==> inputs of 05-04 <==
## Top
module Top(clk, rst, Trig, Echo, distance, sel);
input clk, rst, Echo;
output Trig;
output [6:0] distance;
output [3:0] sel;
wire [19:0] dis;
wire [1:0] state;
wire clk_1k;
counter_1000 u3(.clk(clk), .rst(rst), .clkout(clk_1k), .statechange(state));
TrigSignal u1(.clk_1m(clk), .rst(rst), .trig(Trig));
PosCounter u2(.clk_1m(clk), .rst(rst), .echo(Echo), .dis_count(dis));
Showdigit u4(.in(dis),.LED_activating_counter(state),.out1(distance[6:0]),.out2(sel[3:0]));
endmodule  
Settings: LEC_CHECK=0, CAP_MARGIN=35, CORE_MARGIN=2, CORE_UTILIZATION=72, CTS_CLUSTER_DIAMETER=41, HOLD_SLACK_MARGIN=-0.1, MAX_ROUTING_LAYER=met4, PLACE_DENSITY=0.91, SLEW_MARGIN=20, TNS_END_PERCENT=40; clock period 704.0 ns.
run.sh (not shown) runs the stock make flow with config.mk's settings and CLKGATE_MAP_FILE=.
==> 07-09 (differences from 05-04) <==
Settings changed: ABC_AREA from default to 1, CAP_MARGIN 35 to 20, CTS_CLUSTER_DIAMETER 41 to default, CTS_CLUSTER_SIZE from default to 13, HOLD_SLACK_MARGIN -0.1 to default, MAX_ROUTING_LAYER met4 to default, PLACE_DENSITY 0.91 to default, PLACE_DENSITY_LB_ADDON from default to 0.23, TNS_END_PERCENT 40 to default.
==> flow/constraint.sdc (replaced) <==
create_clock -name core_clock -period 163.0 [get_ports {clk}]
set_input_delay 32.6000 -clock core_clock [delete_from_list [all_inputs] [get_ports {clk}]]
set_output_delay 32.6000 -clock core_clock [all_outputs]
set_load 0.01 [all_outputs]
==> 09-01 (differences from 05-04) <==
Settings changed: CAP_MARGIN 35 to 20, CORE_ASPECT_RATIO from default to 1.74, CORE_MARGIN 2 to 9, CORE_UTILIZATION 72 to 40, CTS_CLUSTER_DIAMETER 41 to 382, CTS_CLUSTER_SIZE from default to 98, HOLD_SLACK_MARGIN -0.1 to default, MAX_ROUTING_LAYER met4 to default, PLACE_DENSITY 0.91 to default, TNS_END_PERCENT 40 to default.
==> flow/constraint.sdc (replaced) <==
create_clock -name core_clock -period 1000.0 [get_ports {clk}]
set_input_delay 200.0000 -clock core_clock [delete_from_list [all_inputs] [get_ports {clk}]]
set_output_delay 200.0000 -clock core_clock [all_outputs]
set_load 0.01 [all_outputs]
==> 07-24 (differences from 05-04) <==
Settings changed: ABC_AREA from default to 1, CAP_MARGIN 35 to 20, CORE_MARGIN 2 to 7, CORE_UTILIZATION 72 to 57, CTS_CLUSTER_DIAMETER 41 to 221, HOLD_SLACK_MARGIN -0.1 to default, MAX_ROUTING_LAYER met4 to met5, MIN_ROUTING_LAYER from default to met1, PLACE_DENSITY 0.91 to default, PLACE_DENSITY_LB_ADDON from default to 0.22, TNS_END_PERCENT 40 to 35.
==> flow/constraint.sdc (replaced) <==
create_clock -name core_clock -period 475.0 [get_ports {clk}]
set_input_delay 95.0000 -clock core_clock [delete_from_list [all_inputs] [get_ports {clk}]]
set_output_delay 95.0000 -clock core_clock [all_outputs]
set_load 0.01 [all_outputs]
==> flow_summary_export.csv <==
group,metric,value,unit
status,status,"no timing/DRC/antenna violations",
drt,drtPass1Iterations,7,
drt,vias_per_cell,6.98,
drt,wl_met1,34400,microns
clocking,clock_latency,350,ps
cells_and_area,design_area,28700,sq um
grt,track_usage,38.3,%
cells_and_area,post-route-util,74.6,%
The numbers above come from 05-04.

==> flow_summary_export.csv <==
group,metric,value,unit
status,status,"no timing/DRC/antenna violations",
drt,wl_met1,32500,microns
clocking,clock_latency,350,ps
cells_and_area,post-route-util,42.3,%
cells_and_area,design_area,29200,sq um
The numbers above come from 09-01.

==> flow_summary_export.csv <==
group,metric,value,unit
status,status,"no timing/DRC/antenna violations",
cells_and_area,design_area,32800,sq um
clocking,cts_setup_buffers,0,
critical_path,critPathMostFrequentCell,"nand2_1",
drt,wl_met1,37500,microns
drt,drtPass1Iterations,6,
cells_and_area,post-route-util,59.3,%
grt,track_usage,23.5,%
clocking,clock_latency,360,ps
The numbers above come from 07-24.

==> flow_summary_export.csv <==
group,metric,value,unit
cells_and_area,post-route-util,74.0,%
drt,drtPass1Iterations,9,
status,status,"no timing/DRC/antenna violations",
grt,track_usage,32.7,%
cells_and_area,design_area,32600,sq um
clocking,cts_hold_buf,0,
drt,vias_per_cell,5.59,
The numbers above come from 07-09.


---

==> inputs of 10-06 <==
Starting RTL as in the previous note.
==> flow/config.mk <==
export PLATFORM = sky130hd
export DESIGN_NAME = Top
export DESIGN_NICKNAME = Top
export VERILOG_FILES = /design/flow/design.v
export SDC_FILE = /design/flow/constraint.sdc
export NUM_CORES = 4
export LEC_CHECK = 0
export ABC_AREA = 0
export CAP_MARGIN = 5
export CELL_PAD_IN_SITES_DETAIL_PLACEMENT = 1
export CELL_PAD_IN_SITES_GLOBAL_PLACEMENT = 2
export CORE_ASPECT_RATIO = 0.71
export CORE_MARGIN = 5
export CORE_UTILIZATION = 59
export CTS_CLUSTER_DIAMETER = 150
export GPL_ROUTABILITY_DRIVEN = 1
export GPL_TIMING_DRIVEN = 0
export MAX_ROUTING_LAYER = met5
export SLEW_MARGIN = 20
export TNS_END_PERCENT = 90
==> flow/constraint.sdc <==
create_clock -name core_clock -period 255.0 [get_ports {clk}]
set_input_delay 51.0000 -clock core_clock [delete_from_list [all_inputs] [get_ports {clk}]]
set_output_delay 51.0000 -clock core_clock [all_outputs]
set_load 0.01 [all_outputs]
==> 04-23: changes against 10-06 <==
Settings changed: ABC_AREA 0 to unset, CAP_MARGIN 5 to 0, CELL_PAD_IN_SITES_DETAIL_PLACEMENT 1 to unset, CELL_PAD_IN_SITES_GLOBAL_PLACEMENT 2 to unset, CORE_ASPECT_RATIO 0.71 to 1.74, CORE_MARGIN 5 to 9, CORE_UTILIZATION 59 to 72, CTS_CLUSTER_DIAMETER 150 to 382, CTS_CLUSTER_SIZE set to 98, GPL_ROUTABILITY_DRIVEN 1 to unset, GPL_TIMING_DRIVEN 0 to unset, MAX_ROUTING_LAYER met5 to unset, PLACE_DENSITY set to 0.36, TNS_END_PERCENT 90 to 15.
==> flow/constraint.sdc (replaced) <==
create_clock -name core_clock -period 1000.0 [get_ports {clk}]
set_input_delay 200.0000 -clock core_clock [delete_from_list [all_inputs] [get_ports {clk}]]
set_output_delay 200.0000 -clock core_clock [all_outputs]
set_load 0.01 [all_outputs]
==> 04-14: changes against 10-06 <==
Settings changed: ABC_AREA 0 to unset, CAP_MARGIN 5 to 20, CELL_PAD_IN_SITES_DETAIL_PLACEMENT 1 to unset, CELL_PAD_IN_SITES_GLOBAL_PLACEMENT 2 to unset, CORE_ASPECT_RATIO 0.71 to unset, CORE_MARGIN 5 to 2, CORE_UTILIZATION 59 to 40, CTS_CLUSTER_DIAMETER 150 to unset, GPL_ROUTABILITY_DRIVEN 1 to unset, GPL_TIMING_DRIVEN 0 to unset, MAX_ROUTING_LAYER met5 to unset, PLACE_DENSITY set to 0.6, SETUP_SLACK_MARGIN set to -2.0, TNS_END_PERCENT 90 to unset.
==> flow/constraint.sdc (replaced) <==
create_clock -name core_clock -period 293.0 [get_ports {clk}]
set_input_delay 58.6000 -clock core_clock [delete_from_list [all_inputs] [get_ports {clk}]]
set_output_delay 58.6000 -clock core_clock [all_outputs]
set_load 0.01 [all_outputs]
==> reports/highlights.md <==
Status
- **run status** finished clean

Routing
- **drc violations** 0

Floorplanning
- **overall die area** 46400 um2
- **core utilization at floorplan** 73.4%
- **placeable core region** 38000 um2
- **Row Count** 94
- **Vert. Die Dim** 278 um
- **Horiz. Die Dim** 167 um

GRT
- **initial antenna violation count** 1

Placement
- **area after detailed placement** 28300 um2

Finish
- **count of nets after finishing** 4244

That was 04-23.
==> reports/highlights.md <==
Floorplanning
- **Row Count** 96
- **placeable core region** 68800 um2
- **Horiz. Die Dim** 268 um
- **overall die area** 71900 um2
- **Vert. Die Dim** 268 um
- **core utilization at floorplan** 40.5%

Status
- **run status** finished clean

Finish
- **count of nets after finishing** 4246

Synthesis
- **Synthesized registers** 90

GRT
- **initial antenna violation count** 0

That was 04-14.
==> reports/highlights.md <==
Status
- **run status** did not finish
- **failing step** global placement without I/O
- **run-stopping error** [ERROR GPL-0301] Utilization 112.621 % exceeds 100%.

Floorplanning
- **Vert. Die Dim** 193 um
- **overall die area** 51800 um2
- **core utilization at floorplan** 59.4%
- **placeable core region** 46900 um2
- **Row Count** 67
- **Horiz. Die Dim** 268 um

Synthesis
- **cells after synthesis** 3991
- **area share of the largest cell type after synthesis** 13.2%

That was 10-06.

---

==> inputs of exp/delta <==
Starting RTL as in the previous note.
Settings: LEC_CHECK=0, CAP_MARGIN=35, CORE_MARGIN=2, CORE_UTILIZATION=72, CTS_CLUSTER_DIAMETER=41, HOLD_SLACK_MARGIN=-0.1, PLACE_DENSITY=0.91, SLEW_MARGIN=20, TNS_END_PERCENT=40; clock period 740.0 ns.
==> inputs of exp/lagoon, as changes to exp/delta <==
==> flow/config.mk (replaced) <==
export PLATFORM = sky130hd
export DESIGN_NAME = Top
export DESIGN_NICKNAME = Top
export VERILOG_FILES = /design/flow/design.v
export SDC_FILE = /design/flow/constraint.sdc
export NUM_CORES = 4
export LEC_CHECK = 0
export ABC_AREA = 1
export CAP_MARGIN = 20
export CORE_MARGIN = 2
export CORE_UTILIZATION = 71
export PLACE_DENSITY_LB_ADDON = 0.17
export SLEW_MARGIN = 20
==> flow/constraint.sdc (replaced) <==
create_clock -name core_clock -period 166.0 [get_ports {clk}]
set_input_delay 33.2000 -clock core_clock [delete_from_list [all_inputs] [get_ports {clk}]]
set_output_delay 33.2000 -clock core_clock [all_outputs]
set_load 0.01 [all_outputs]
==> results <==
- Of exp/lagoon and exp/delta, exp/lagoon has the higher routed wire length (gap 1.5%, measured against exp/delta).
- Against exp/delta, the die size of exp/lagoon is larger by 16%.
- Between exp/lagoon and exp/delta, the lower synthesized cell count is in exp/delta (gap 29%, measured against exp/delta).
- Setup slack: exp/lagoon is lower than exp/delta (440 ns).
==> figures <==
	exp/lagoon	exp/delta
Dpl cell area	32300 sq um	28300 sq um
Clock-cell share	0.0103	0.0104
Status	no timing/DRC/antenna violations	no timing/DRC/antenna violations
Count of non-CTS inverters in the layout	849	139
Critical register-to-register path startpoint	u2.countfinal[0]	u2.countfinal[2]
Logic depth of the worst path, buffers included	450	386
Number of cells in the yosys synthesis report	5161	3991
M3 GR Usage	0.0187	0.0305
Post-route non-filler standard cell count	5721	4436
